## flow/config.mk

```make
export PLATFORM = sky130hd
export DESIGN_NAME = multiply_n_divide_top
export DESIGN_NICKNAME = multiply_n_divide_top
export VERILOG_FILES = /design/flow/design.v
export SDC_FILE = /design/flow/constraint.sdc
export NUM_CORES = 4
export LEC_CHECK = 0
export CAP_MARGIN = 20
export CORE_MARGIN = 2
export CORE_UTILIZATION = 70
export CTS_CLUSTER_DIAMETER = 57
export CTS_CLUSTER_SIZE = 37
export MAX_ROUTING_LAYER = met4
export PLACE_DENSITY = 0.65
export SLEW_MARGIN = 20
```

## flow/constraint.sdc

```tcl
create_clock -name core_clock -period 3.33 [get_ports {clk}]
set_input_delay 0.6660 -clock core_clock [delete_from_list [all_inputs] [get_ports {clk}]]
set_output_delay 0.6660 -clock core_clock [all_outputs]
set_load 0.01 [all_outputs]
```

## flow/design.v

```verilog
module alu(alu_out, multiply_top_in, divide_top_in, multiplicand_or_divider_in, sel);  
    input [64:0] multiply_top_in;  
    input [64:0] divide_top_in;  
    input [64:0] multiplicand_or_divider_in;  
    input sel;  
    output [64:0] alu_out;  
    wire [64:0] sum;  
    wire [64:0] diff;  
    assign sum = multiplicand_or_divider_in + multiply_top_in;
    assign diff = divide_top_in - multiplicand_or_divider_in;
    assign alu_out = sel ? sum : diff;
endmodule
module control(clk, reset, start, m_d, data_in, alu_sel, ready, wr, initial_wr, sh_right, sh_left);  
    input clk, reset, start, m_d;  
    input [1:0] data_in;  
    output ready, wr, initial_wr, sh_right, sh_left, alu_sel;  
    wire ready_check;
    wire wr_check;
    wire initial_wr_check;
    wire sh_right_check;
    wire sh_left_check;
    wire mul_wr;
    wire div_wr;
    reg [1:0] state;
    reg [9:0] counter;
    always @(posedge clk) begin
        if (reset) begin  
            state <= 2'd0;
            counter <= 10'd0;
        end
        else begin  
            case (state)  
                2'b00: begin  
                    if (start == 1) state <= 2'b01;  
                end
                2'b01: begin  
                    counter <= 0;  
                    state <= 2'b10;  
                end
                2'b10: begin  
                    if (counter == 63) state <= 2'b00;  
                    counter <= counter + 1;  
                end
            endcase
        end
    end
    assign alu_sel = m_d;  
    assign mul_wr = data_in[0] && m_d;  
    assign div_wr = !(data_in[1] || m_d);  
    assign wr_check = (state == 2'b10) && (mul_wr || div_wr);  
    assign wr = wr_check ? 1 : 0;  
    assign initial_wr_check = (state == 2'b01);  
    assign initial_wr = initial_wr_check ? 1 : 0;  
    assign sh_right_check = (state == 2'b10) && m_d;  
    assign sh_right = sh_right_check ? 1 : 0;  
    assign sh_left_check = (state == 2'b10) && (!m_d);  
    assign sh_left = sh_left_check ? 1 : 0;  
    assign ready_check = (state == 2'b00);  
    assign ready = ready_check ? 1 : 0;  
endmodule
module multiplicand_n_divider_register(clk, reset, data_in, data_out);
    input [63:0] data_in;  
    input clk, reset;  
    output [63:0] data_out;  
    reg [63:0] mul_div_reg;  
    always @(posedge clk) begin
        if (reset)  
            mul_div_reg <= 64'd0;  
        else 
            mul_div_reg <= data_in;  
    end
    assign data_out = mul_div_reg;
endmodule
module result_register(clk, reset, data_in, wr, initial_data_in, initial_wr, sh_right, sh_left, result);
    input [64:0] data_in;  
    input [63:0] initial_data_in;  
    input clk, reset, wr, initial_wr, sh_right, sh_left;  
    output [128:0] result;  
    reg [128:0] result_reg;  
    always @(posedge clk) begin
        if (reset)  
            result_reg <= 129'd0;  
        else begin
            if (initial_wr == 1)  
                result_reg <= {65'd0, initial_data_in};  
            else begin
                if (wr && sh_right)  
                    result_reg <= {1'd0, data_in, result_reg[63:1]}; 
                else if (wr && sh_left)  
                    result_reg <= {data_in, result_reg[62:0], 1'b1};
                else if (sh_right)  
                    result_reg <= {1'd0, result_reg[128:1]};
                else if (sh_left)  
                    result_reg <= {result_reg[127:0], 1'b0};
            end
        end
    end
    assign result = result_reg;
endmodule
module multiply_n_divide_top(clk, reset, a_in, b_in, m_d, start, result, ready);
    input [63:0] a_in, b_in;  
    input clk, reset, start, m_d;  
    output ready;  
    output [128:0] result;  
    wire [63:0] mul_div_reg_out;  
    wire [64:0] alu_out;  
    wire [128:0] res_reg_out;  
    wire control_wr;  
    wire control_initial_wr;  
    wire control_sh_right;  
    wire control_alu_sel;  
    wire control_sh_left;  
    multiplicand_n_divider_register mndr1(
        .clk(clk),
        .reset(reset),
        .data_in(b_in),
        .data_out(mul_div_reg_out)
    );
    alu alu1(
        .multiply_top_in(res_reg_out[128:64]),
        .divide_top_in(res_reg_out[127:63]),
        .multiplicand_or_divider_in({1'b0,mul_div_reg_out}),
        .sel(control_alu_sel),
        .alu_out(alu_out)
    );
    result_register resr1(
        .clk(clk),
        .reset(reset),
        .data_in(alu_out),
        .wr(control_wr),
        .initial_data_in(a_in),
        .initial_wr(control_initial_wr),
        .sh_right(control_sh_right),
        .sh_left(control_sh_left),
        .result(res_reg_out)
    );
    control cu1(
        .clk(clk),
        .reset(reset),
        .start(start),
        .m_d(m_d),
        .data_in({alu_out[64], res_reg_out[0]}),
        .alu_sel(control_alu_sel),
        .ready(ready),
        .wr(control_wr),
        .initial_wr(control_initial_wr),
        .sh_right(control_sh_right),
        .sh_left(control_sh_left)
    );
    assign result = res_reg_out;
endmodule
```

## flow/run.sh

```bash
#!/bin/bash
# the make line also repeats each setting of config.mk as NAME=value (left out here)
make -C /OpenROAD-flow-scripts/flow DESIGN_CONFIG=/design/flow/config.mk WORK_HOME=/design/flow/orfs CLKGATE_MAP_FILE= finish
```

==> results.yml, run 1 <==
# generated from flow reports
floorplanning:
  die_area_sq_mm: 0.02626
  floorplanUtilization_pct: 71.69
  die_h_um: 162.1
  io_pins: 262
  chipWidth_um: 162.1
  num_rows: 57
  fp.coreArea_sq_mm: 0.02439
clocking:
  clockRootBuffer: "clkbuf_16"
  clock-sinks: 206
  cts-buffers-inserted: 26
  hold_buffers: 0
  clockBufferDepth: 3
  htreeDepth: 1
synth:
  aoi_share_pct: 31.53
  fp_nets: 2601
  synth.cellmix.simpleShare_pct: 19.15
  yosys_warnings: 3
  mux_area_share_pct: 5.102
  topCombFamilyByArea: "AND-OR/OR-AND gates"
  numSynthFlops: 206
  seq_area_frac_synth_pct: 23.58
  synth-edff-count: 0
  yosysUniqueCellTypes: 87
  syn_avg_cell_area_sq_um: 7.479
  synth_adder_area_share_pct: 9.460
  yosys-top-cells-count: "a21oi_1 (306), nor2_1 (253), dfxtp_1 (206)"
  yosys_cells: 2338
  top_cells_by_area: "dfxtp_1 (24%), ha_1 (9.2%), a21oi_1 (8.8%), nor2_1 (5.4%), o21ai_0 (4.6%)"
  top_cell_area_share_pct: 23.58
  ys_area_sq_mm: 0.01749
  most_common_cell: "a21oi_1"
  ff_type: "dfxtp_1"
  top_area_cell: "dfxtp_1"
  syn_inst: 2338
  syn-cell-area_sq_mm: 0.01749
  synth-async-reset-ratio_pct: 0
  xor_share_pct: 5.553
grt:
  track_usage_pct: 83.19
  overflow: 37
place:
  dpl.hpwl_mm: 46.23
  gp_congestion: 1.055
  place_inst: 3012
  io_buffers: 261
status:
  run_status: "aborted with a tool error"
  flow.stopped_at: "global routing"
  stop_error: "[ERROR GRT-0116] Global routing finished with congestion. Check the congestion regions in the DRC Viewer."
## stage by stage
stage | setup TNS [ns] | area, sq um | hold WS [ns] | worst slack, ns
after CTS | -6.143 | 23470 | 0.4943 | -0.2244
after detailed placement | -8.785 | 21780 | 0.4574 | -0.2815
after global placement | -2.108 | 21780 | 0.4324 | -0.1658
after floorplan | 0 | 17490 | 0.4519 | 0.01378
## timing repair
| item | CTS |
|---|---|
| hold endpoints to repair | 0 |
| buffers inserted | 28 |
| cloned | 4 |
| pin swaps | 47 |
| endpoints found under the setup margin | 65 |
| resized | 95 |
## layer usage
metal,GRT overflow,track usage [%]
met1,0,80.73
met2,11,96.07
met3,9,70.48
met4,17,82.66
met5,-,-
==> run 2, diff against run 1 <==
- ABC_AREA: default -> 1
- CELL_PAD_IN_SITES_DETAIL_PLACEMENT: default -> 1
- CELL_PAD_IN_SITES_GLOBAL_PLACEMENT: default -> 1
- CORE_MARGIN: 2 -> 5
- CORE_UTILIZATION: 70 -> 18
- CTS_CLUSTER_DIAMETER: 57 -> default
- CTS_CLUSTER_SIZE: 37 -> 83
- GPL_ROUTABILITY_DRIVEN: default -> 1
- GPL_TIMING_DRIVEN: default -> 0
- HOLD_SLACK_MARGIN: default -> 0.01
- MAX_ROUTING_LAYER: met4 -> default
- PLACE_DENSITY: 0.65 -> 0.58
- SETUP_SLACK_MARGIN: default -> 0.05
- clock period: 3.33 -> 5.88 ns (I/O delays scaled with it)
==> results.yml, run 2 <==
# flow metrics
status:
  run_status: "no timing/DRC/antenna violations"
pwr:
  swShare_pct: 41.74
  top_power_group: "combinational cells"
  powerComb_w: 0.00197
  seqPwrFrac_pct: 30.1
  powerSeq_w: 0.00165
  clock_power_w: 0.00187
  power_frac_comb_pct: 35.9
  power.density_mw_per_mm2: 201.5
  p_int_w: 0.003199
  irDropWorstVdd_mv: 0.2204
  p_clk_share_pct: 34.0
  netSwitchingPower_w: 0.002292
  power.leakage_nw: 13.79
detailed_routing:
  wirelength_mm: 130.2
  drc_errors: 0
  wl_per_cell_um: 21.65
  dr.pass1.iters: 5
  drt_iter0_drc: 1841
  vias: 27280
  viasPerCell: 4.537
  antenna_left: 0
final_timing:
  fmax_mhz: 249.7
  hold_violations: 0
  rsz0062_at_grt: "no"
  maxSlewHeadroom_pct: 24.42
  setup_violations: 0
  tightestPinTransition_ns: 1.134
  period_used_pct: 68.11
  finalCriticalPeriod_ns: 4.005
  slew_violations: 0
  finalSetupTns_ns: 0
  skew_ns: 0.03842
synth:
  ys_area_sq_mm: 0.02165
  mux_area_share_pct: 0.09247
  synth-edff-count: 0
  yosys_warnings: 3
  syn_avg_cell_area_sq_um: 5.293
  numSynthFlops: 206
  ff_type: "dfxtp_1"
  fp_nets: 4353
  yosys_cells: 4090
  yosys-top-cells-count: "nand2_1 (1453), inv_1 (768), nor2_1 (390)"
  xor_share_pct: 0.5664
  seq_area_frac_synth_pct: 19.05
  top_cells_by_area: "nand2_1 (25%), dfxtp_1 (19%), inv_1 (13%), ha_1 (7.5%), nor2_1 (6.8%)"
  syn_inst: 4090
  aoi_share_pct: 16.59
  synth_adder_area_share_pct: 7.641
  synth.cellmix.simpleShare_pct: 40.36
  yosysUniqueCellTypes: 44
  synth-async-reset-ratio_pct: 0
  top_area_cell: "nand2_1"
  topCombFamilyByArea: "simple AND/OR/NAND/NOR gates"
  most_common_cell: "nand2_1"
  syn-cell-area_sq_mm: 0.02165
  top_cell_area_share_pct: 25.19
setup_path:
  startpoint_type: "flip-flop"
  crit_top_cell: "nand2_1"
  crit_path_start: "resr1.result_reg[63]"
  critPathTopFamily: "simple AND/OR/NAND/NOR gates"
  criticalPathCategory: "reg2reg"
  worstPathArrival_ns: 4.55
  worstPathCellList: "inv_1, ha_1, fa_1, inv_1, nand2_1, nand2_1, nand3b_1, nand2_1, nand2_1, nand2_2, nand2_1, nand2_1, nand2_1, nand3_1, nand4_2, inv_2, buf_4, nand3_1, a21oi_1"
  crit_cells: 19
  rr_worst_depth: 19
  rr_startpoint: "resr1.result_reg[63]"
  cp-endpoint: "resr1.result_reg[99]"
  crit_fanout: 10
  worst-endpoint-required_ns: 6.42
  cp_slowest_stage_delay_ns: 0.41
  crit_slowest_cell: "fa_1"
  crit_path_end_kind: "flip-flop"
  cp.buffers_inverters: 4
  r2r-end: "resr1.result_reg[99]"
  rrSetupSlack_ns: 1.88
grt:
  grt_pass1_vias: 27490
  grt.met1_usage_pct: 25.76
  antenna_found_initial: 11
  grt_pass1_wl_mm: 184.5
  met2_usage_pct: 33.23
  overflow: 0
  grtUsageMet3_pct: 3.021
  top_usage_layer: "met2"
  track_usage_pct: 19.69
  grt_max_degree: 16
floorplanning:
  die_area_sq_mm: 0.1273
  io_pins: 262
  die_h_um: 356.8
  fp.coreArea_sq_mm: 0.1197
  chipWidth_um: 356.8
  floorplanUtilization_pct: 18.09
  num_rows: 127
clocking:
  post_cts_buffers: 0
  clock-sinks: 206
  htreeDepth: 1
  cts_resized: 0
  clockBufferDepth: 3
  clockRootBuffer: "clkbuf_16"
  cts-buffers-inserted: 29
  cts_tree: "done"
  clk_latency_ns: 0.64
  path_clk_slew_ns: 0.07
  hold_buffers: 0
finish:
  area_delta_synth_final_pct: 25.87
  num-nets-final: 4644
  comb_area_sq_mm: 0.01412
  design_area_sq_mm: 0.02725
  layoutNonFillerInstCount: 6014
  nFillCells: 15580
  final_core_util_pct: 22.77
  seqCellArea_sq_mm: 0.004124
place:
  place_inst: 5962
  place_area_sq_mm: 0.02628
  io_buffers: 259
  dpl.hpwl_mm: 111.5
  gp_congestion: 0.9692
min_path:
  hold_start: "cu1.state[0]"
  hold_depth: 2
  hold_path_end: "cu1.state[2]"
  hp-class: "reg2reg"
flow_run:
  cap_viol_max_count: 0
  warnings: 26
-- run 2: stage by stage --
step                worst slack [ns]  total power, W  hold slack (ns)
floorplan                      3.267        0.002705           0.4379
global placement               1.622        0.003600           0.4525
detailed placement             1.816        0.003619           0.4540
CTS                            1.881        0.005516           0.4556
global route                   1.700        0.005778           0.4778
finish                         1.875        0.005490           0.4435
-- run 2: layout make-up --
cell class                 instances  share of cell area (%)
tap                             1612                   7.402
antenna                            2                 0.01837
inverter                         777                   10.70
clock buffer                      35                   2.893
buffer                           115                   1.791
multi-input combinational       2992                   51.84
sequential                       206                   15.13
clock inverter                    15                  0.6520
timing repair buffer             260                   9.569
-- run 2: metal layers --
metal / vias up / share of wire, %
met1: 12940 / 45
met3: 176 / 5.8
met2: 783 / 45
li1: 13370 / -
met5: - / 0.064
met4: 12 / 3.6
==> run 3, diff against run 2 <==
- ABC_AREA: 1 -> default
- CELL_PAD_IN_SITES_DETAIL_PLACEMENT: 1 -> default
- CELL_PAD_IN_SITES_GLOBAL_PLACEMENT: 1 -> default
- CORE_MARGIN: 5 -> 2
- CORE_UTILIZATION: 18 -> 65
- CTS_CLUSTER_SIZE: 83 -> default
- GPL_ROUTABILITY_DRIVEN: 1 -> default
- GPL_TIMING_DRIVEN: 0 -> default
- HOLD_SLACK_MARGIN: 0.01 -> default
- PLACE_DENSITY: 0.58 -> default
- SETUP_SLACK_MARGIN: 0.05 -> default
- clock period: 5.88 -> 3.64 ns (I/O delays scaled with it)
==> results.yml, run 3 <==
# flow metrics
setup_path:
  crit_path_end_kind: "flip-flop"
  rr_startpoint: "resr1.result_reg[70]"
  rr_worst_depth: 13
  crit_fanout: 6
  worstPathCellList: "ha_1, o211ai_1, a211oi_1, a22oi_2, o211ai_2, a2bb2oi_1, buf_4, o31a_1, o21ai_0, buf_4, xor2_1, o211ai_1, a21oi_1"
  cp.buffers_inverters: 2
  startpoint_type: "flip-flop"
  crit_cells: 13
  cp_slowest_stage_delay_ns: 0.42
  worstPathArrival_ns: 4.17
  r2r-end: "resr1.result_reg[118]"
  rrSetupSlack_ns: -0.06
  criticalPathCategory: "reg2reg"
  crit_path_start: "resr1.result_reg[70]"
  critPathTopFamily: "AND-OR/OR-AND gates"
  crit_slowest_cell: "ha_1"
  worst-endpoint-required_ns: 4.11
  cp-endpoint: "resr1.result_reg[118]"
finish:
  area_delta_synth_final_pct: 29.40
  num-nets-final: 2900
  design_area_sq_mm: 0.02263
  final_core_util_pct: 84.90
pwr:
  power_frac_comb_pct: 36.6
  powerSeq_w: 0.00257
  netSwitchingPower_w: 0.002881
  powerComb_w: 0.00297
  p_clk_share_pct: 31.8
  power.leakage_nw: 9.710
  clock_power_w: 0.00258
  swShare_pct: 35.47
  seqPwrFrac_pct: 31.6
  power.density_mw_per_mm2: 359.0
  p_int_w: 0.005243
  irDropWorstVdd_mv: 0.4260
  top_power_group: "combinational cells"
place:
  gp_congestion: 1.001
  dpl.hpwl_mm: 44.46
  place_area_sq_mm: 0.02106
  io_buffers: 261
clocking:
  path_clk_slew_ns: 0.06
  clockBufferDepth: 3
  htreeDepth: 1
  cts-buffers-inserted: 25
  clock-sinks: 206
  cts_tree: "done"
  clockRootBuffer: "clkbuf_16"
  clk_latency_ns: 0.56
  hold_buffers: 0
synth:
  yosysUniqueCellTypes: 87
  synth-edff-count: 0
  synth.cellmix.simpleShare_pct: 19.15
  synth-async-reset-ratio_pct: 0
  aoi_share_pct: 31.53
  mux_area_share_pct: 5.102
  top_cell_area_share_pct: 23.58
  yosys_warnings: 3
  syn_avg_cell_area_sq_um: 7.479
  yosys-top-cells-count: "a21oi_1 (306), nor2_1 (253), dfxtp_1 (206)"
  fp_nets: 2601
  most_common_cell: "a21oi_1"
  synth_adder_area_share_pct: 9.460
  yosys_cells: 2338
  ff_type: "dfxtp_1"
  xor_share_pct: 5.553
  top_area_cell: "dfxtp_1"
  syn_inst: 2338
  top_cells_by_area: "dfxtp_1 (24%), ha_1 (9.2%), a21oi_1 (8.8%), nor2_1 (5.4%), o21ai_0 (4.6%)"
  ys_area_sq_mm: 0.01749
  seq_area_frac_synth_pct: 23.58
  syn-cell-area_sq_mm: 0.01749
  numSynthFlops: 206
  topCombFamilyByArea: "AND-OR/OR-AND gates"
flow_run:
  warnings: 35
  cap_viol_max_count: 0
final_timing:
  skew_ns: 0.01792
  period_used_pct: 101.6
  finalCriticalPeriod_ns: 3.699
  slew_violations: 0
  finalSetupTns_ns: -0.08292
  fmax_mhz: 270.4
  tightestPinTransition_ns: 1.059
  rsz0062_at_grt: "yes"
  finalWorstSetupSlack_ns: -0.05852
  hold_violations: 0
  setup_violations: 2
  maxSlewHeadroom_pct: 29.37
detailed_routing:
  viasPerCell: 6.846
  wl_per_cell_um: 21.91
  vias: 20500
  antenna_left: 0
  n_antenna_cell: 0
  dr.pass1.iters: 8
  drt_iter0_drc: 2436
  drc_errors: 0
  wirelength_mm: 65.62
floorplanning:
  io_pins: 262
  die_h_um: 168.0
  floorplanUtilization_pct: 65.61
  fp.coreArea_sq_mm: 0.02665
  die_area_sq_mm: 0.02823
  num_rows: 60
  chipWidth_um: 168.0
status:
  run_status: "complete, but fails checks"
  violations: "setup timing"
min_path:
  hold_depth: 2
  hp-class: "reg2reg"
  hold_path_end: "cu1.state[2]"
  hold_start: "cu1.state[0]"
grt:
  grt_max_degree: 244
  grt_pass1_wl_mm: 98.16
  track_usage_pct: 42.27
  overflow: 0
  antenna_found_initial: 0
  grt_pass1_vias: 19310
## run 3: per-stage QoR
| step | power, W | worst slack, ns | hold WS, ns | std cells |
|---|---|---|---|---|
| floorplan | 0.004284 | 0.2521 | 0.4519 | 2338 |
| global placement | 0.005217 | 0.08808 | 0.4297 | 2933 |
| detailed placement | 0.005289 | -0.05831 | 0.4446 | 2933 |
| CTS | 0.007859 | 0.005806 | 0.4566 | 2980 |
| global route | 0.008399 | -0.06960 | 0.4900 | 2995 |
| finish | 0.008124 | -0.05852 | 0.4594 | 2995 |
## run 3: per-layer routing
metal / part of all wire (%) / vias up / GRT usage [%]
met5: 0 / - / 0
met4: 6.2 / 0 / 22.46
met3: 11 / 387 / 7.922
met2: 46 / 1547 / 70.75
met1: 37 / 9449 / 51.68
li1: - / 9120 / -
## run 3: layout make-up
type                            instances  area, sq um
Clock inverter                          7        100.1
Sequential cell                       206         4141
Tap cell                              341        426.7
Clock buffer                           37        720.7
Fill cell                            1582         4024
Timing Repair Buffer                  428         4019
Multi-Input combinational cell       1883        12870
Inverter                               93        349.1
## run 3: repair_timing
| item | 4_1_cts | 5_1_grt |
|---|---|---|
| buffers inserted | 2 | 12 |
| endpoints found under the setup margin | 8 | 64 |
| pin swaps | 2 | 18 |
| hold endpoints to repair | 0 | 0 |
| cloned | 1 | 3 |
| gates resized | 8 | 107 |
==> run 4, diff against run 3 <==
- CORE_UTILIZATION: 65 -> 70
- CTS_CLUSTER_SIZE: default -> 37
- clock period: 3.64 -> 3.17 ns (I/O delays scaled with it)
==> results.yml, run 4 <==
# generated from flow reports
synth:
  ff_type: "dfxtp_1"
  yosys_cells: 2338
  synth-edff-count: 0
  top_area_cell: "dfxtp_1"
  syn-cell-area_sq_mm: 0.01749
  syn_inst: 2338
  synth-async-reset-ratio_pct: 0
  yosys-top-cells-count: "a21oi_1 (306), nor2_1 (253), dfxtp_1 (206)"
  synth_adder_area_share_pct: 9.460
  synth.cellmix.simpleShare_pct: 19.15
  aoi_share_pct: 31.53
  xor_share_pct: 5.553
  numSynthFlops: 206
  mux_area_share_pct: 5.102
  top_cell_area_share_pct: 23.58
  syn_avg_cell_area_sq_um: 7.479
  fp_nets: 2601
  yosysUniqueCellTypes: 87
  topCombFamilyByArea: "AND-OR/OR-AND gates"
  top_cells_by_area: "dfxtp_1 (24%), ha_1 (9.2%), a21oi_1 (8.8%), nor2_1 (5.4%), o21ai_0 (4.6%)"
  ys_area_sq_mm: 0.01749
  seq_area_frac_synth_pct: 23.58
  yosys_warnings: 3
  most_common_cell: "a21oi_1"
floorplanning:
  io_pins: 262
  fp.coreArea_sq_mm: 0.02439
  floorplanUtilization_pct: 71.69
  chipWidth_um: 162.1
  die_h_um: 162.1
  num_rows: 57
  die_area_sq_mm: 0.02626
status:
  flow.stopped_at: "clock tree synthesis"
  run_status: "aborted with a tool error"
  stop_error: "[ERROR DPL-0038] Utilization greater than 100%, impossible to legalize"
place:
  place_inst: 3099
  gp_congestion: 1.100
  dpl.hpwl_mm: 51.09
  io_buffers: 261
[run 4: stage by stage]
stage               area [sq um]  setup WS (ns)  hold slack [ns]  total power (W)
global placement           22500        -0.3879           0.4341         0.006187
detailed placement         22500        -0.4619           0.4964         0.006390
floorplan                  17540       -0.01373           0.4519         0.004928
==> run 5, diff against run 4 <==
- CORE_UTILIZATION: 70 -> 72
- CTS_CLUSTER_DIAMETER: default -> 203
- CTS_CLUSTER_SIZE: 37 -> default
- SETUP_SLACK_MARGIN: default -> 0.44
- clock period: 3.17 -> 3.81 ns (I/O delays scaled with it)
==> results.yml, run 5 <==
# generated from flow reports
synth:
  most_common_cell: "a21oi_1"
  top_area_cell: "dfxtp_1"
  syn_inst: 2338
  syn-cell-area_sq_mm: 0.01749
  synth-async-reset-ratio_pct: 0
  fp_nets: 2601
  top_cells_by_area: "dfxtp_1 (24%), ha_1 (9.2%), a21oi_1 (8.8%), nor2_1 (5.4%), o21ai_0 (4.6%)"
  mux_area_share_pct: 5.102
  ys_area_sq_mm: 0.01749
  synth.cellmix.simpleShare_pct: 19.15
  ff_type: "dfxtp_1"
  yosys_cells: 2338
  top_cell_area_share_pct: 23.58
  topCombFamilyByArea: "AND-OR/OR-AND gates"
  seq_area_frac_synth_pct: 23.58
  yosys_warnings: 3
  numSynthFlops: 206
  syn_avg_cell_area_sq_um: 7.479
  synth-edff-count: 0
  yosys-top-cells-count: "a21oi_1 (306), nor2_1 (253), dfxtp_1 (206)"
  aoi_share_pct: 31.53
  xor_share_pct: 5.553
  yosysUniqueCellTypes: 87
  synth_adder_area_share_pct: 9.460
floorplanning:
  io_pins: 262
  die_h_um: 159.8
  floorplanUtilization_pct: 72.54
  num_rows: 57
  die_area_sq_mm: 0.02555
  chipWidth_um: 159.8
  fp.coreArea_sq_mm: 0.02411
grt:
  track_usage_pct: 76.83
  overflow: 15
clocking:
  htreeDepth: 1
  cts-buffers-inserted: 25
  clockRootBuffer: "clkbuf_16"
  clock-sinks: 206
  clockBufferDepth: 3
place:
  dpl.hpwl_mm: 44.62
  io_buffers: 261
  gp_congestion: 1.028
  place_area_sq_mm: 0.02044
  dp_slack_ns: 0.02361
status:
  flow.stopped_at: "global routing"
  run_status: "aborted with a tool error"
  stop_error: "[ERROR GRT-0232] Routing congestion too high. Check the congestion heatmap in the GUI."
run 5: repair_timing:
action | in CTS
gates resized | 99
cloned | 4
setup buffers | 23
hold endpoints to repair | 0
hold buffers | 0
pin swaps | 46
endpoints found under the setup margin | 65
run 5: metal layers:
metal,track usage [%],overflow
met4,78.71,7
met2,93.98,4
met1,77.15,1
met5,27.65,0
met3,59.22,3
run 5: per-stage QoR:
stage                     std cells  utilization (%)
after CTS                      2907            91.40
after detailed placement       2836            84.80
after global placement         2836            84.80
after floorplan                2338                -
==> run 6, diff against run 5 <==
- HOLD_SLACK_MARGIN: default -> -0.09
- SETUP_SLACK_MARGIN: 0.44 -> 0.27
- clock period: 3.81 -> 3.7 ns (I/O delays scaled with it)
==> results.yml, run 6 <==
# generated from flow reports
synth:
  most_common_cell: "a21oi_1"
  aoi_share_pct: 31.53
  yosys_cells: 2338
  synth-async-reset-ratio_pct: 0
  syn_inst: 2338
  xor_share_pct: 5.553
  synth_adder_area_share_pct: 9.460
  top_cell_area_share_pct: 23.58
  top_cells_by_area: "dfxtp_1 (24%), ha_1 (9.2%), a21oi_1 (8.8%), nor2_1 (5.4%), o21ai_0 (4.6%)"
  seq_area_frac_synth_pct: 23.58
  synth.cellmix.simpleShare_pct: 19.15
  syn_avg_cell_area_sq_um: 7.479
  syn-cell-area_sq_mm: 0.01749
  yosys_warnings: 3
  ff_type: "dfxtp_1"
  synth-edff-count: 0
  mux_area_share_pct: 5.102
  top_area_cell: "dfxtp_1"
  yosysUniqueCellTypes: 87
  numSynthFlops: 206
  fp_nets: 2601
  ys_area_sq_mm: 0.01749
  yosys-top-cells-count: "a21oi_1 (306), nor2_1 (253), dfxtp_1 (206)"
  topCombFamilyByArea: "AND-OR/OR-AND gates"
place:
  dpl.hpwl_mm: 43.81
  io_buffers: 261
  place_area_sq_mm: 0.02062
  gp_congestion: 1.060
floorplanning:
  floorplanUtilization_pct: 72.54
  die_h_um: 159.8
  chipWidth_um: 159.8
  fp.coreArea_sq_mm: 0.02411
  die_area_sq_mm: 0.02555
  num_rows: 57
  io_pins: 262
clocking:
  htreeDepth: 1
  clockRootBuffer: "clkbuf_16"
  clockBufferDepth: 3
  clock-sinks: 206
  cts-buffers-inserted: 26
status:
  run_status: "aborted with a tool error"
  flow.stopped_at: "global routing"
  stop_error: "[ERROR GRT-0232] Routing congestion too high. Check the congestion heatmap in the GUI."
grt:
  overflow: 42
  track_usage_pct: 71.68
-- run 6: through the flow --
stage / power [W] / util [%] / instances / setup slack (ns)
after floorplan: 0.004214 / - / 2338 / 0.3121
after global placement: 0.005031 / 85.52 / 2861 / 0.07124
after detailed placement: 0.005126 / 85.52 / 2861 / 0.0002287
after CTS: 0.007798 / 91.08 / 2930 / 0.2466
-- run 6: layer usage --
metal | global-route usage [%] | GRT overflow
met1 | 73.17 | 1
met2 | 92.01 | 18
met3 | 52.52 | 1
met4 | 67.65 | 22
met5 | 16.86 | 0
-- run 6: repair_timing --
item                                    CTS
cloned                                    1
endpoints found under the setup margin   61
setup buffers                            22
hold buffers                              0
pin swaps                                29
resized                                  65
==> run 7, diff against run 6 <==
- ABC_AREA: default -> 0
- CELL_PAD_IN_SITES_DETAIL_PLACEMENT: default -> 0
- CELL_PAD_IN_SITES_GLOBAL_PLACEMENT: default -> 2
- CORE_MARGIN: 2 -> 6
- CORE_UTILIZATION: 72 -> 41
- CTS_CLUSTER_DIAMETER: 203 -> 298
- CTS_CLUSTER_SIZE: default -> 26
- HOLD_SLACK_MARGIN: -0.09 -> 0.15
- MAX_ROUTING_LAYER: default -> met4
- PLACE_DENSITY_LB_ADDON: default -> 0.09
- SETUP_SLACK_MARGIN: 0.27 -> 0.57
- SLEW_MARGIN: 20 -> 15
- TNS_END_PERCENT: default -> 30
- clock period: 3.7 -> 7.02 ns (I/O delays scaled with it)
==> results.yml, run 7 <==
# flow metrics
status:
  run_status: "no timing/DRC/antenna violations"
setup_path:
  crit_cells: 15
  worstPathCellList: "inv_1, ha_1, fa_1, nand2b_1, a21oi_1, o21ai_1, a31oi_2, nor2b_2, o41ai_4, xor2_2, buf_4, nor2_1, nand2_1, o221ai_1, o21ai_0"
  rrSetupSlack_ns: 2.61
  critPathTopFamily: "AND-OR/OR-AND gates"
  cp-endpoint: "resr1.result_reg[124]"
  r2r-end: "resr1.result_reg[124]"
  crit_path_end_kind: "flip-flop"
  worstPathArrival_ns: 4.80
  cp.buffers_inverters: 2
  criticalPathCategory: "reg2reg"
  cp_slowest_stage_delay_ns: 0.71
  startpoint_type: "flip-flop"
  worst-endpoint-required_ns: 7.41
  crit_slowest_cell: "nor2_1"
  crit_fanout: 8
  rr_startpoint: "resr1.result_reg[63]"
  rr_worst_depth: 15
  crit_path_start: "resr1.result_reg[63]"
clocking:
  clockRootBuffer: "clkbuf_16"
  clk_latency_ns: 0.50
  hold_buffers: 0
  cts_tree: "done"
  clock-sinks: 206
  path_clk_slew_ns: 0.12
  post_cts_buffers: 0
  htreeDepth: 1
  cts_resized: 0
  cts-buffers-inserted: 11
  clockBufferDepth: 3
detailed_routing:
  wl_per_cell_um: 21.05
  dr.pass1.iters: 5
  viasPerCell: 5.911
  drt_iter0_drc: 1364
  drc_errors: 0
  n_antenna_cell: 0
  vias: 17790
  wirelength_mm: 63.36
  antenna_left: 0
min_path:
  hp-class: "reg2reg"
  hold_start: "cu1.state[0]"
  hold_depth: 2
  hold_path_end: "cu1.state[2]"
finish:
  num-nets-final: 2734
  layoutNonFillerInstCount: 3010
  seqCellArea_sq_mm: 0.004133
  area_delta_synth_final_pct: 17.56
  nFillCells: 4194
  comb_area_sq_mm: 0.01239
synth:
  top_area_cell: "dfxtp_1"
  synth-async-reset-ratio_pct: 0
  xor_share_pct: 5.553
  aoi_share_pct: 31.53
  yosys_cells: 2338
  top_cell_area_share_pct: 23.58
  synth-edff-count: 0
  most_common_cell: "a21oi_1"
  synth.cellmix.simpleShare_pct: 19.15
  synth_adder_area_share_pct: 9.460
  yosys_warnings: 3
  syn_avg_cell_area_sq_um: 7.479
  ff_type: "dfxtp_1"
  ys_area_sq_mm: 0.01749
  syn-cell-area_sq_mm: 0.01749
  numSynthFlops: 206
  topCombFamilyByArea: "AND-OR/OR-AND gates"
  fp_nets: 2601
  yosysUniqueCellTypes: 87
  syn_inst: 2338
  mux_area_share_pct: 5.102
  top_cells_by_area: "dfxtp_1 (24%), ha_1 (9.2%), a21oi_1 (8.8%), nor2_1 (5.4%), o21ai_0 (4.6%)"
  yosys-top-cells-count: "a21oi_1 (306), nor2_1 (253), dfxtp_1 (206)"
  seq_area_frac_synth_pct: 23.58
pwr:
  irDropWorstVdd_mv: 0.1476
  p_clk_share_pct: 21.8
  swShare_pct: 37.71
  powerSeq_w: 0.00135
  seqPwrFrac_pct: 39.6
  power.density_mw_per_mm2: 165.5
  netSwitchingPower_w: 0.001283
  power_w: 0.003403
  top_power_group: "sequential cells"
  power_frac_comb_pct: 38.6
  powerComb_w: 0.00131
  power.leakage_nw: 8.524
  p_int_w: 0.002119
  clock_power_w: 0.000740
grt:
  grt_pass1_vias: 17380
  track_usage_pct: 25.81
  grt_pass1_wl_mm: 97.84
  grt_max_degree: 91
  antenna_found_initial: 0
  grtUsageMet3_pct: 4.152
  overflow: 0
  met2_usage_pct: 40.90
  top_usage_layer: "met2"
  grt.met1_usage_pct: 34.82
flow_run:
  warnings: 26
  cap_viol_max_count: 0
place:
  io_buffers: 261
  gp_congestion: 0.9085
  dpl.hpwl_mm: 46.70
  dp_slack_ns: 2.629
  place_inst: 2997
final_timing:
  hold_violations: 0
  maxSlewHeadroom_pct: 33.81
  finalSetupTns_ns: 0
  finalCriticalPeriod_ns: 4.410
  tightestPinTransition_ns: 0.9868
  period_used_pct: 62.82
  slew_violations: 0
  rsz0062_at_grt: "no"
  finalWorstSetupSlack_ns: 2.610
  fmax_mhz: 226.8
  skew_ns: 0.02543
  hold-worst-slack_ns: 0.4593
  setup_violations: 0
floorplanning:
  die_area_sq_mm: 0.04775
  die_h_um: 218.5
  fp.coreArea_sq_mm: 0.04195
  floorplanUtilization_pct: 41.69
  io_pins: 262
  chipWidth_um: 218.5
  num_rows: 75
run 7: layout make-up:
class | instances | share of cell area [%]
inverter | 93 | 1.698
tap | 539 | 3.281
clock buffer | 13 | 1.424
timing repair buffer | 276 | 13.23
sequential | 206 | 20.10
multi-input combinational | 1883 | 60.26
run 7: per-stage QoR:
step           instance area, sq um  utilization, %
5_1_grt                       20560           49.01
2_1_floorplan                 17490               -
6_report                      20560           49.01
3_5_place_dp                  20260           48.31
3_3_place_gp                  20260           48.30
4_1_cts                       20560           49.01
run 7: layer usage:
metal  up-vias  wire length (um)
met5         -                 0
met4         0              1357
met3        81              3644
met2       530             28680
met1      8405             29680
li1       8776                 -
==> run 8, diff against run 7 <==
- ABC_AREA: 0 -> default
- CELL_PAD_IN_SITES_DETAIL_PLACEMENT: 0 -> default
- CELL_PAD_IN_SITES_GLOBAL_PLACEMENT: 2 -> default
- CORE_MARGIN: 6 -> 2
- CORE_UTILIZATION: 41 -> 72
- CTS_CLUSTER_DIAMETER: 298 -> 203
- CTS_CLUSTER_SIZE: 26 -> default
- HOLD_SLACK_MARGIN: 0.15 -> -0.09
- MAX_ROUTING_LAYER: met4 -> default
- PLACE_DENSITY_LB_ADDON: 0.09 -> default
- SETUP_SLACK_MARGIN: 0.57 -> 0.27
- SLEW_MARGIN: 15 -> 20
- TNS_END_PERCENT: 30 -> default
- clock period: 7.02 -> 3.69 ns (I/O delays scaled with it)
==> results.yml, run 8 <==
# generated from flow reports
synth:
  mux_area_share_pct: 5.102
  top_area_cell: "dfxtp_1"
  ys_area_sq_mm: 0.01749
  xor_share_pct: 5.553
  synth-async-reset-ratio_pct: 0
  aoi_share_pct: 31.53
  yosys_cells: 2338
  ff_type: "dfxtp_1"
  top_cells_by_area: "dfxtp_1 (24%), ha_1 (9.2%), a21oi_1 (8.8%), nor2_1 (5.4%), o21ai_0 (4.6%)"
  yosysUniqueCellTypes: 87
  yosys-top-cells-count: "a21oi_1 (306), nor2_1 (253), dfxtp_1 (206)"
  yosys_warnings: 3
  fp_nets: 2601
  topCombFamilyByArea: "AND-OR/OR-AND gates"
  syn-cell-area_sq_mm: 0.01749
  numSynthFlops: 206
  most_common_cell: "a21oi_1"
  synth-edff-count: 0
  synth.cellmix.simpleShare_pct: 19.15
  synth_adder_area_share_pct: 9.460
  seq_area_frac_synth_pct: 23.58
  top_cell_area_share_pct: 23.58
  syn_avg_cell_area_sq_um: 7.479
  syn_inst: 2338
place:
  io_buffers: 261
  place_area_sq_mm: 0.02061
  dpl.hpwl_mm: 43.63
  place_inst: 2860
  gp_congestion: 1.067
clocking:
  clockBufferDepth: 3
  htreeDepth: 1
  cts-buffers-inserted: 25
  clock-sinks: 206
  clockRootBuffer: "clkbuf_16"
floorplanning:
  num_rows: 57
  die_area_sq_mm: 0.02555
  chipWidth_um: 159.8
  fp.coreArea_sq_mm: 0.02411
  io_pins: 262
  die_h_um: 159.8
  floorplanUtilization_pct: 72.54
status:
  run_status: "aborted with a tool error"
  flow.stopped_at: "global routing"
[run 8: stage by stage]
step	hold WS, ns	util, %	setup slack (ns)
after floorplan	0.4519	-	0.3021
after global placement	0.4647	85.49	0.08245
after CTS	0.4923	90.84	0.1377
after detailed placement	0.4734	85.49	-0.03895
[run 8: timing repair]
item | CTS
resized | 62
hold buffers | 0
pin swaps | 27
endpoints found under the setup margin | 62
gates cloned | 1
buffers inserted | 20
==> run 9, diff against run 8 <==
- ABC_AREA: default -> 1
- CAP_MARGIN: 20 -> 35
- CELL_PAD_IN_SITES_DETAIL_PLACEMENT: default -> 2
- CELL_PAD_IN_SITES_GLOBAL_PLACEMENT: default -> 1
- CORE_MARGIN: 2 -> 10
- CORE_UTILIZATION: 72 -> 40
- CTS_CLUSTER_DIAMETER: 203 -> default
- GPL_TIMING_DRIVEN: default -> 0
- HOLD_SLACK_MARGIN: -0.09 -> 0.26
- MAX_ROUTING_LAYER: default -> met5
- SETUP_SLACK_MARGIN: 0.27 -> -0.0
- TNS_END_PERCENT: default -> 50
- clock period: 3.69 -> 4.5 ns (I/O delays scaled with it)
==> results.yml, run 9 <==
# generated from flow reports
synth:
  yosysUniqueCellTypes: 44
  syn-cell-area_sq_mm: 0.02165
  top_cell_area_share_pct: 25.19
  yosys-top-cells-count: "nand2_1 (1453), inv_1 (768), nor2_1 (390)"
  most_common_cell: "nand2_1"
  aoi_share_pct: 16.59
  syn_avg_cell_area_sq_um: 5.293
  top_cells_by_area: "nand2_1 (25%), dfxtp_1 (19%), inv_1 (13%), ha_1 (7.5%), nor2_1 (6.8%)"
  yosys_warnings: 3
  top_area_cell: "nand2_1"
  fp_nets: 4353
  numSynthFlops: 206
  synth-edff-count: 0
  mux_area_share_pct: 0.09247
  ff_type: "dfxtp_1"
  synth-async-reset-ratio_pct: 0
  ys_area_sq_mm: 0.02165
  topCombFamilyByArea: "simple AND/OR/NAND/NOR gates"
  syn_inst: 4090
  synth_adder_area_share_pct: 7.641
  yosys_cells: 4090
  synth.cellmix.simpleShare_pct: 40.36
  seq_area_frac_synth_pct: 19.05
  xor_share_pct: 0.5664
status:
  stop_error: "[ERROR DPL-0033] detailed placement checks failed during check placement."
  flow.stopped_at: "detailed placement"
  run_status: "aborted with a tool error"
floorplanning:
  num_rows: 85
  die_area_sq_mm: 0.06383
  die_h_um: 252.6
  fp.coreArea_sq_mm: 0.05371
  io_pins: 262
  chipWidth_um: 252.6
  floorplanUtilization_pct: 40.31
place:
  gp_congestion: 1.021
  io_buffers: 259
run 9: through the flow:
stage          setup WS, ns  total power, W  hold slack (ns)
3_3_place_gp         0.5575        0.004600           0.4489
2_1_floorplan         1.887        0.003535           0.4379
==> run 10, diff against run 9 <==
- ABC_AREA: 1 -> default
- CAP_MARGIN: 35 -> 20
- CELL_PAD_IN_SITES_DETAIL_PLACEMENT: 2 -> default
- CELL_PAD_IN_SITES_GLOBAL_PLACEMENT: 1 -> 0
- CORE_MARGIN: 10 -> 2
- CORE_UTILIZATION: 40 -> 66
- CTS_CLUSTER_SIZE: default -> 83
- GPL_ROUTABILITY_DRIVEN: default -> 1
- GPL_TIMING_DRIVEN: 0 -> default
- HOLD_SLACK_MARGIN: 0.26 -> -0.09
- MAX_ROUTING_LAYER: met5 -> met4
- PLACE_DENSITY: default -> 0.58
- SETUP_SLACK_MARGIN: -0.0 -> 1.12
- TNS_END_PERCENT: 50 -> default
- clock period: 4.5 -> 4.19 ns (I/O delays scaled with it)
==> results.yml, run 10 <==
# flow metrics
pwr:
  irDropWorstVdd_mv: 0.4330
  top_power_group: "combinational cells"
  seqPwrFrac_pct: 31.2
  swShare_pct: 37.61
  netSwitchingPower_w: 0.002756
  power_frac_comb_pct: 38.0
  power.density_mw_per_mm2: 311.8
  clock_power_w: 0.00225
  powerSeq_w: 0.00229
  power.leakage_nw: 9.630
  p_int_w: 0.004572
  p_clk_share_pct: 30.8
  powerComb_w: 0.00279
detailed_routing:
  drt_iter0_drc: 3563
  antenna_left: 0
  vias: 21820
  wirelength_mm: 76.05
  wl_per_cell_um: 25.78
  drc_errors: 0
  dr.pass1.iters: 20
  viasPerCell: 7.395
floorplanning:
  io_pins: 262
  die_area_sq_mm: 0.02781
  num_rows: 59
  fp.coreArea_sq_mm: 0.02606
  chipWidth_um: 166.8
  floorplanUtilization_pct: 67.10
  die_h_um: 166.8
place:
  dpl.hpwl_mm: 41.91
  gp_congestion: 1.054
  io_buffers: 261
min_path:
  hold_depth: 2
  hp-class: "reg2reg"
  hold_start: "cu1.state[0]"
  hold_path_end: "cu1.state[2]"
finish:
  area_delta_synth_final_pct: 34.40
  final_core_util_pct: 90.18
  num-nets-final: 2854
synth:
  yosys_warnings: 3
  most_common_cell: "a21oi_1"
  aoi_share_pct: 31.53
  topCombFamilyByArea: "AND-OR/OR-AND gates"
  synth.cellmix.simpleShare_pct: 19.15
  syn-cell-area_sq_mm: 0.01749
  syn_avg_cell_area_sq_um: 7.479
  mux_area_share_pct: 5.102
  synth_adder_area_share_pct: 9.460
  top_area_cell: "dfxtp_1"
  fp_nets: 2601
  syn_inst: 2338
  top_cell_area_share_pct: 23.58
  yosysUniqueCellTypes: 87
  numSynthFlops: 206
  ff_type: "dfxtp_1"
  yosys_cells: 2338
  seq_area_frac_synth_pct: 23.58
  top_cells_by_area: "dfxtp_1 (24%), ha_1 (9.2%), a21oi_1 (8.8%), nor2_1 (5.4%), o21ai_0 (4.6%)"
  ys_area_sq_mm: 0.01749
  yosys-top-cells-count: "a21oi_1 (306), nor2_1 (253), dfxtp_1 (206)"
  synth-edff-count: 0
  synth-async-reset-ratio_pct: 0
  xor_share_pct: 5.553
setup_path:
  r2r-end: "resr1.result_reg[76]"
  crit_fanout: 5
  cp-endpoint: "resr1.result_reg[76]"
  worst-endpoint-required_ns: 4.66
  rr_startpoint: "mndr1.mul_div_reg[5]"
  worstPathCellList: "inv_1, ha_1, o211ai_1, a21oi_4, o21ai_4, a31oi_4, nor2b_4, o41ai_4, buf_4, mux2i_4, buf_6, buf_12, buf_12, nand2_8, buf_6, o21ai_2, a22oi_1, nor2_1"
  startpoint_type: "flip-flop"
  cp.buffers_inverters: 6
  criticalPathCategory: "reg2reg"
  critPathTopFamily: "AND-OR/OR-AND gates"
  crit_slowest_cell: "ha_1"
  crit_cells: 18
  worstPathArrival_ns: 4.41
  cp_slowest_stage_delay_ns: 0.46
  crit_path_start: "mndr1.mul_div_reg[5]"
  rr_worst_depth: 18
  crit_path_end_kind: "flip-flop"
  rrSetupSlack_ns: 0.25
flow_run:
  warnings: 37
  cap_viol_max_count: 0
clocking:
  clock-sinks: 206
  cts-buffers-inserted: 25
  path_clk_slew_ns: 0.06
  htreeDepth: 1
  clockRootBuffer: "clkbuf_16"
  cts_tree: "done"
  clk_latency_ns: 0.57
  hold_buffers: 0
  clockBufferDepth: 3
final_timing:
  finalSetupTns_ns: 0
  slew_violations: 0
  hold_violations: 0
  tightestPinTransition_ns: 1.035
  period_used_pct: 94.12
  rsz0062_at_grt: "yes"
  maxSlewHeadroom_pct: 31.01
  skew_ns: 0.009359
  finalCriticalPeriod_ns: 3.943
  fmax_mhz: 253.6
  setup_violations: 0
grt:
  grt_pass1_wl_mm: 108.0
  antenna_found_initial: 4
  overflow: 0
  grt_max_degree: 220
  grt_pass1_vias: 20680
  track_usage_pct: 48.63
status:
  run_status: "no timing/DRC/antenna violations"
## run 10: repair_timing
action | in CTS | in global routing
cloned | 9 | 0
gates resized | 253 | 80
setup buffers | 56 | 20
endpoints found under the setup margin | 66 | 66
pin swaps | 84 | 47
## run 10: cell type report
class | count | area, sq um
Multi-Input combinational cell | 1885 | 13770
Clock inverter | 10 | 123.9
Sequential cell | 206 | 4213
Tap cell | 335 | 419.2
Clock buffer | 35 | 693.2
Timing Repair Buffer | 380 | 3916
Inverter | 93 | 349.1
Fill cell | 1115 | 2559
Antenna cell | 6 | 15.01
## run 10: per-stage QoR
step / setup slack [ns] / total power (W) / instances / cell area (sq um) / hold slack (ns)
final: 0.2465 / 0.007328 / 2950 / 23500 / 0.4891
after global routing: 0.1593 / 0.007503 / 2949 / 23500 / 0.5025
after CTS: 0.6950 / 0.006944 / 2924 / 23000 / 0.4877
after detailed placement: 0.3539 / 0.004485 / 2814 / 20320 / 0.4558
after global placement: 0.4453 / 0.004416 / 2814 / 20320 / 0.4303
after floorplan: 1.007 / 0.003734 / 2338 / 17590 / 0.4519
## run 10: routing by layer
metal | wire length [um] | share of wire (%) | up-vias | GRT usage, %
met2 | 32410 | 43 | 2126 | 76.34
met4 | 7460 | 9.8 | 0 | 31.45
li1 | - | - | 9071 | -
met5 | 0 | 0 | - | -
met3 | 10800 | 14 | 848 | 12.90
met1 | 25380 | 33 | 9770 | 54.85
==> run 11, diff against run 10 <==
- ABC_AREA: default -> 1
- CELL_PAD_IN_SITES_DETAIL_PLACEMENT: default -> 1
- CORE_MARGIN: 2 -> 5
- CORE_UTILIZATION: 66 -> 35
- GPL_TIMING_DRIVEN: default -> 0
- HOLD_SLACK_MARGIN: -0.09 -> 0.01
- MAX_ROUTING_LAYER: met4 -> default
- SETUP_SLACK_MARGIN: 1.12 -> 0.05
- clock period: 4.19 -> 4.63 ns (I/O delays scaled with it)
==> results.yml, run 11 <==
# flow metrics
status:
  run_status: "no timing/DRC/antenna violations"
synth:
  mux_area_share_pct: 0.09247
  topCombFamilyByArea: "simple AND/OR/NAND/NOR gates"
  fp_nets: 4353
  ys_area_sq_mm: 0.02165
  syn-cell-area_sq_mm: 0.02165
  xor_share_pct: 0.5664
  numSynthFlops: 206
  yosys-top-cells-count: "nand2_1 (1453), inv_1 (768), nor2_1 (390)"
  ff_type: "dfxtp_1"
  yosysUniqueCellTypes: 44
  aoi_share_pct: 16.59
  top_cells_by_area: "nand2_1 (25%), dfxtp_1 (19%), inv_1 (13%), ha_1 (7.5%), nor2_1 (6.8%)"
  yosys_cells: 4090
  synth_adder_area_share_pct: 7.641
  syn_avg_cell_area_sq_um: 5.293
  syn_inst: 4090
  synth.cellmix.simpleShare_pct: 40.36
  yosys_warnings: 3
  seq_area_frac_synth_pct: 19.05
  top_cell_area_share_pct: 25.19
  synth-async-reset-ratio_pct: 0
  most_common_cell: "nand2_1"
  top_area_cell: "nand2_1"
  synth-edff-count: 0
detailed_routing:
  wirelength_mm: 119.6
  dr.pass1.iters: 5
  wl_per_cell_um: 23.05
  drt_iter0_drc: 2590
  vias: 28390
  drc_errors: 0
  antenna_left: 0
  viasPerCell: 5.473
  n_antenna_cell: 0
grt:
  grtUsageMet3_pct: 6.947
  grt_max_degree: 15
  top_usage_layer: "met2"
  grt.met1_usage_pct: 44.70
  track_usage_pct: 34.14
  overflow: 0
  antenna_found_initial: 1
  grt_pass1_wl_mm: 173.8
  met2_usage_pct: 55.38
  grt_pass1_vias: 28100
final_timing:
  period_used_pct: 85.19
  tightestPinTransition_ns: 1.233
  hold-worst-slack_ns: 0.4602
  maxSlewHeadroom_pct: 17.82
  finalSetupTns_ns: 0
  slew_violations: 0
  fmax_mhz: 253.5
  hold_violations: 0
  rsz0062_at_grt: "no"
  finalWorstSetupSlack_ns: 0.6855
  skew_ns: 0.04635
  setup_violations: 0
  finalCriticalPeriod_ns: 3.945
pwr:
  seqPwrFrac_pct: 30.7
  power.leakage_nw: 13.75
  top_power_group: "combinational cells"
  powerSeq_w: 0.00209
  power.density_mw_per_mm2: 259.7
  netSwitchingPower_w: 0.002820
  p_int_w: 0.003968
  swShare_pct: 41.54
  power_frac_comb_pct: 36.5
  p_clk_share_pct: 32.8
  irDropWorstVdd_mv: 0.2697
  clock_power_w: 0.00223
  powerComb_w: 0.00248
  power_w: 0.006788
setup_path:
  cp.buffers_inverters: 3
  r2r-end: "resr1.result_reg[0]"
  critPathTopFamily: "simple AND/OR/NAND/NOR gates"
  cp-endpoint: "resr1.result_reg[0]"
  criticalPathCategory: "reg2reg"
  worstPathArrival_ns: 4.39
  crit_fanout: 10
  worst-endpoint-required_ns: 5.08
  cp_slowest_stage_delay_ns: 0.43
  rr_worst_depth: 20
  crit_path_start: "resr1.result_reg[63]"
  rrSetupSlack_ns: 0.69
  startpoint_type: "flip-flop"
  rr_startpoint: "resr1.result_reg[63]"
  crit_slowest_cell: "fa_1"
  crit_top_cell: "nand2_1"
  crit_path_end_kind: "flip-flop"
  worstPathCellList: "inv_1, ha_1, fa_1, inv_1, nand2_1, nand2_1, nand3b_1, nand2_1, nand2_1, nand2_2, nand2_1, nand2_1, nand2_1, nand2_1, nand2_1, nand4_2, buf_2, o21ai_0, nand2_1, a21oi_1"
  crit_cells: 20
clocking:
  cts_resized: 0
  clock-sinks: 206
  htreeDepth: 1
  clockBufferDepth: 3
  path_clk_slew_ns: 0.06
  clockRootBuffer: "clkbuf_16"
  clk_latency_ns: 0.60
  cts-buffers-inserted: 26
  hold_buffers: 0
  cts_tree: "done"
  post_cts_buffers: 0
finish:
  design_area_sq_mm: 0.02614
  area_delta_synth_final_pct: 20.75
  num-nets-final: 4640
floorplanning:
  chipWidth_um: 258.7
  floorplanUtilization_pct: 35.21
  die_area_sq_mm: 0.06693
  io_pins: 262
  die_h_um: 258.7
  num_rows: 91
  fp.coreArea_sq_mm: 0.06148
place:
  place_area_sq_mm: 0.02523
  gp_congestion: 1.002
  dpl.hpwl_mm: 100.2
  dp_slack_ns: 0.7680
  io_buffers: 259
min_path:
  hold_start: "cu1.state[0]"
  hold_depth: 2
  hp-class: "reg2reg"
  hold_path_end: "cu1.state[2]"
flow_run:
  warnings: 26
  cap_viol_max_count: 0
run 11: stage by stage:
stage          utilization, %  cells
2_1_floorplan               -   4090
3_3_place_gp            41.03   5139
3_5_place_dp            41.04   5139
4_1_cts                 42.52   5187
5_1_grt                 42.52   5187
6_report                42.52   5187
run 11: per-layer routing:
layer | vias to the layer above | wire length (um)
met3 | 259 | 10700
met5 | - | 0
met1 | 13570 | 50730
met4 | 0 | 5455
met2 | 1219 | 52680
li1 | 13340 | -
run 11: final cells by class:
class	instances	area (sq um)
clock inverters	16	187.7
flip-flops and latches	206	4124
multi-input cells	2992	14120
inverters	777	2917
clock buffers	32	723.2
fillers	8879	35340
well taps	790	988.4
plain buffers	115	484.2
repair buffers	259	2592
==> run 12, diff against run 11 <==
- ABC_AREA: 1 -> 0
- CELL_PAD_IN_SITES_DETAIL_PLACEMENT: 1 -> 0
- CELL_PAD_IN_SITES_GLOBAL_PLACEMENT: 0 -> 3
- CORE_ASPECT_RATIO: default -> 1.11
- CORE_MARGIN: 5 -> 3
- CORE_UTILIZATION: 35 -> 19
- CTS_CLUSTER_SIZE: 83 -> default
- GPL_ROUTABILITY_DRIVEN: 1 -> default
- GPL_TIMING_DRIVEN: 0 -> default
- HOLD_SLACK_MARGIN: 0.01 -> default
- PLACE_DENSITY: 0.58 -> default
- PLACE_DENSITY_LB_ADDON: default -> 0.21
- SETUP_SLACK_MARGIN: 0.05 -> default
- TNS_END_PERCENT: default -> 35
- clock period: 4.63 -> 3.22 ns (I/O delays scaled with it)
==> results.yml, run 12 <==
# flow metrics
status:
  run_status: "complete, but fails checks"
  violations: "setup timing"
setup_path:
  cp-endpoint: "resr1.result_reg[97]"
  startpoint_type: "flip-flop"
  crit_cells: 20
  crit_top_cell: "buf_6"
  crit_fanout: 7
  worstPathArrival_ns: 4.15
  rr_startpoint: "mndr1.mul_div_reg[0]"
  rr_worst_depth: 20
  crit_path_start: "mndr1.mul_div_reg[0]"
  critPathTopFamily: "AND-OR/OR-AND gates"
  cp.buffers_inverters: 7
  criticalPathCategory: "reg2reg"
  worstPathCellList: "buf_6, buf_6, ha_4, fa_2, nand2b_4, a21oi_4, o21ai_4, a31oi_4, buf_6, nor2b_4, o41ai_4, buf_6, mux2_4, nor2_8, buf_12, buf_12, buf_16, a21oi_1, a21oi_1, o221a_2"
  crit_slowest_cell: "fa_2"
  worst-endpoint-required_ns: 3.73
  r2r-end: "resr1.result_reg[97]"
  cp_slowest_stage_delay_ns: 0.36
  rrSetupSlack_ns: -0.43
  crit_path_end_kind: "flip-flop"
synth:
  aoi_share_pct: 31.53
  top_area_cell: "dfxtp_1"
  yosys_cells: 2338
  yosysUniqueCellTypes: 87
  mux_area_share_pct: 5.102
  seq_area_frac_synth_pct: 23.58
  top_cell_area_share_pct: 23.58
  synth-async-reset-ratio_pct: 0
  synth_adder_area_share_pct: 9.460
  syn_inst: 2338
  yosys_warnings: 3
  synth.cellmix.simpleShare_pct: 19.15
  most_common_cell: "a21oi_1"
  synth-edff-count: 0
  numSynthFlops: 206
  topCombFamilyByArea: "AND-OR/OR-AND gates"
  fp_nets: 2601
  top_cells_by_area: "dfxtp_1 (24%), ha_1 (9.2%), a21oi_1 (8.8%), nor2_1 (5.4%), o21ai_0 (4.6%)"
  yosys-top-cells-count: "a21oi_1 (306), nor2_1 (253), dfxtp_1 (206)"
  xor_share_pct: 5.553
  ys_area_sq_mm: 0.01749
  ff_type: "dfxtp_1"
  syn-cell-area_sq_mm: 0.01749
  syn_avg_cell_area_sq_um: 7.479
clocking:
  path_clk_slew_ns: 0.06
  cts-buffers-inserted: 34
  cts_tree: "done"
  clockBufferDepth: 3
  hold_buffers: 0
  clk_latency_ns: 0.56
  clock-sinks: 206
  htreeDepth: 2
  clockRootBuffer: "clkbuf_16"
floorplanning:
  die_area_sq_mm: 0.09571
  floorplanUtilization_pct: 19.28
  io_pins: 262
  chipWidth_um: 293.9
  fp.coreArea_sq_mm: 0.09071
  die_h_um: 325.6
  num_rows: 116
place:
  io_buffers: 261
  dpl.hpwl_mm: 64.07
  dp_slack_ns: -0.7126
  place_area_sq_mm: 0.02469
  gp_congestion: 0.8511
final_timing:
  finalCriticalPeriod_ns: 3.646
  hold_violations: 0
  rsz0062_at_grt: "yes"
  maxSlewHeadroom_pct: 43.83
  fmax_mhz: 274.3
  tightestPinTransition_ns: 0.8426
  skew_ns: 0.03567
  slew_violations: 0
  finalWorstSetupSlack_ns: -0.4256
  setup_violations: 66
  period_used_pct: 113.2
detailed_routing:
  viasPerCell: 4.707
  wl_per_cell_um: 19.98
  antenna_left: 0
  wirelength_mm: 83.83
  vias: 19750
  dr.pass1.iters: 7
  drc_errors: 0
  drt_iter0_drc: 936
pwr:
  p_int_w: 0.006705
  irDropWorstVdd_mv: 0.2802
  netSwitchingPower_w: 0.003646
  clock_power_w: 0.00355
  powerSeq_w: 0.00289
  power.density_mw_per_mm2: 385.6
  seqPwrFrac_pct: 28.0
  top_power_group: "combinational cells"
  power.leakage_nw: 11.59
  powerComb_w: 0.00391
  p_clk_share_pct: 34.3
  swShare_pct: 35.23
  power_frac_comb_pct: 37.8
finish:
  area_delta_synth_final_pct: 53.51
  num-nets-final: 3256
  design_area_sq_mm: 0.02684
grt:
  grt_pass1_vias: 20530
  grt_pass1_wl_mm: 126.7
  overflow: 0
  grt_max_degree: 179
  antenna_found_initial: 5
  track_usage_pct: 17.05
min_path:
  hp-class: "in2reg"
  hold_depth: 2
  hold_start: "reset"
  hold_path_end: "resr1.result_reg[0]"
flow_run:
  cap_viol_max_count: 0
  warnings: 40
## run 12: what timing repair did
item,4_1_cts,5_1_grt
resized,149,29
pin swaps,64,16
cloned,2,1
buffers inserted,17,12
setup endpoints to repair,66,66
## run 12: per-stage QoR
step,power [W],utilization (%),hold slack (ns),cells,TNS (ns)
3_5_place_dp,0.006657,27.21,0.4439,4105,-26.52
3_3_place_gp,0.006668,27.21,0.4429,4105,-22.89
6_report,0.01035,29.59,0.4389,4196,-21.03
5_1_grt,0.01102,29.58,0.4319,4194,-30.97
4_1_cts,0.01055,29.27,0.4072,4181,-19.93
2_1_floorplan,0.004847,-,0.4519,2338,0
## run 12: final cells by class
cell class              count  area [sq um]
inverters                  93         349.1
clock buffers              51         985.9
flip-flops and latches    206          4150
multi-input cells        1883         13040
fillers                  9878         63870
diodes                      2         5.005
repair buffers            775          6803
well taps                1180          1476
clock inverters             6         33.78
## run 12: layer usage
metal,global-route usage (%),part of all wire [%]
met1,20.77,43
met2,29.81,49
met3,3.900,5.2
met4,4.883,2.5
met5,0,0.032
==> run 13, diff against run 12 <==
- ABC_AREA: 0 -> default
- CELL_PAD_IN_SITES_DETAIL_PLACEMENT: 0 -> default
- CELL_PAD_IN_SITES_GLOBAL_PLACEMENT: 3 -> default
- CORE_ASPECT_RATIO: 1.11 -> default
- CORE_MARGIN: 3 -> 2
- CORE_UTILIZATION: 19 -> 70
- CTS_CLUSTER_DIAMETER: default -> 355
- CTS_CLUSTER_SIZE: default -> 40
- PLACE_DENSITY: default -> 0.65
- PLACE_DENSITY_LB_ADDON: 0.21 -> default
- SETUP_SLACK_MARGIN: default -> 0.68
- TNS_END_PERCENT: 35 -> default
- clock period: 3.22 -> 2.36 ns (I/O delays scaled with it)
==> results.yml, run 13 <==
# generated from flow reports
status:
  run_status: "aborted with a tool error"
  flow.stopped_at: "detailed placement"
  stop_error: "[ERROR DPL-0033] detailed placement checks failed during check placement."
synth:
  syn_avg_cell_area_sq_um: 7.479
  syn-cell-area_sq_mm: 0.01749
  top_cells_by_area: "dfxtp_1 (24%), ha_1 (9.2%), a21oi_1 (8.8%), nor2_1 (5.4%), o21ai_0 (4.6%)"
  synth-edff-count: 0
  synth-async-reset-ratio_pct: 0
  top_cell_area_share_pct: 23.58
  fp_nets: 2601
  ys_area_sq_mm: 0.01749
  most_common_cell: "a21oi_1"
  yosys_cells: 2338
  synth_adder_area_share_pct: 9.460
  xor_share_pct: 5.553
  seq_area_frac_synth_pct: 23.58
  yosys_warnings: 3
  synth.cellmix.simpleShare_pct: 19.15
  topCombFamilyByArea: "AND-OR/OR-AND gates"
  numSynthFlops: 206
  yosys-top-cells-count: "a21oi_1 (306), nor2_1 (253), dfxtp_1 (206)"
  ff_type: "dfxtp_1"
  top_area_cell: "dfxtp_1"
  syn_inst: 2338
  aoi_share_pct: 31.53
  mux_area_share_pct: 5.102
  yosysUniqueCellTypes: 87
floorplanning:
  die_h_um: 162.1
  chipWidth_um: 162.1
  io_pins: 262
  floorplanUtilization_pct: 71.69
  die_area_sq_mm: 0.02626
  num_rows: 57
  fp.coreArea_sq_mm: 0.02439
place:
  gp_congestion: 1.040
  io_buffers: 261
-- run 13: metrics by stage --
step	setup WS [ns]	power (W)	cell area, sq um	hold slack [ns]
after floorplan	-0.8233	0.006642	17630	0.4519
after global placement	-1.029	0.008710	24020	0.4302
==> run 14, diff against run 13 <==
- CTS_CLUSTER_DIAMETER: 355 -> 203
- CTS_CLUSTER_SIZE: 40 -> 37
- HOLD_SLACK_MARGIN: default -> -0.09
- PLACE_DENSITY: 0.65 -> default
- SETUP_SLACK_MARGIN: 0.68 -> 0.24
- clock period: 2.36 -> 3.54 ns (I/O delays scaled with it)
==> results.yml, run 14 <==
# generated from flow reports
synth:
  synth-async-reset-ratio_pct: 0
  seq_area_frac_synth_pct: 23.58
  ff_type: "dfxtp_1"
  most_common_cell: "a21oi_1"
  syn-cell-area_sq_mm: 0.01749
  numSynthFlops: 206
  yosys_warnings: 3
  syn_inst: 2338
  top_cells_by_area: "dfxtp_1 (24%), ha_1 (9.2%), a21oi_1 (8.8%), nor2_1 (5.4%), o21ai_0 (4.6%)"
  xor_share_pct: 5.553
  aoi_share_pct: 31.53
  top_cell_area_share_pct: 23.58
  yosys-top-cells-count: "a21oi_1 (306), nor2_1 (253), dfxtp_1 (206)"
  ys_area_sq_mm: 0.01749
  yosys_cells: 2338
  synth.cellmix.simpleShare_pct: 19.15
  syn_avg_cell_area_sq_um: 7.479
  fp_nets: 2601
  mux_area_share_pct: 5.102
  synth-edff-count: 0
  yosysUniqueCellTypes: 87
  synth_adder_area_share_pct: 9.460
  topCombFamilyByArea: "AND-OR/OR-AND gates"
  top_area_cell: "dfxtp_1"
status:
  flow.stopped_at: "global routing"
  run_status: "aborted with a tool error"
  stop_error: "[ERROR GRT-0232] Routing congestion too high. Check the congestion heatmap in the GUI."
floorplanning:
  die_h_um: 162.1
  fp.coreArea_sq_mm: 0.02439
  die_area_sq_mm: 0.02626
  io_pins: 262
  floorplanUtilization_pct: 71.69
  chipWidth_um: 162.1
  num_rows: 57
clocking:
  clock-sinks: 206
  clockRootBuffer: "clkbuf_16"
  cts-buffers-inserted: 9
  hold_buffers: 0
  clockBufferDepth: 3
  htreeDepth: 1
place:
  dpl.hpwl_mm: 44.96
  io_buffers: 261
  gp_congestion: 1.030
grt:
  overflow: 24
  track_usage_pct: 80.71
-- run 14: through the flow --
| stage | area [sq um] | worst slack, ns | setup TNS, ns | hold WS [ns] | std cells |
|---|---|---|---|---|---|
| CTS | 22060 | 0.08434 | 0 | 0.5147 | 2959 |
| floorplan | 17490 | 0.2421 | 0 | 0.4519 | 2338 |
| global placement | 21120 | -0.02934 | -0.05057 | 0.4330 | 2924 |
| detailed placement | 21120 | -0.09270 | -0.5450 | 0.4739 | 2924 |
-- run 14: timing repair --
| action | in CTS |
|---|---|
| endpoints found under the setup margin | 65 |
| cloned | 2 |
| buffers inserted | 21 |
| gates resized | 96 |
| pin swaps | 48 |
| hold endpoints to repair | 0 |
-- run 14: layer usage --
layer | overflow | track usage (%)
met3 | 8 | 68.39
met1 | 1 | 80.38
met2 | 5 | 94.93
met5 | 0 | 37.12
met4 | 10 | 80.65
Power and IR drop assume default switching activity.
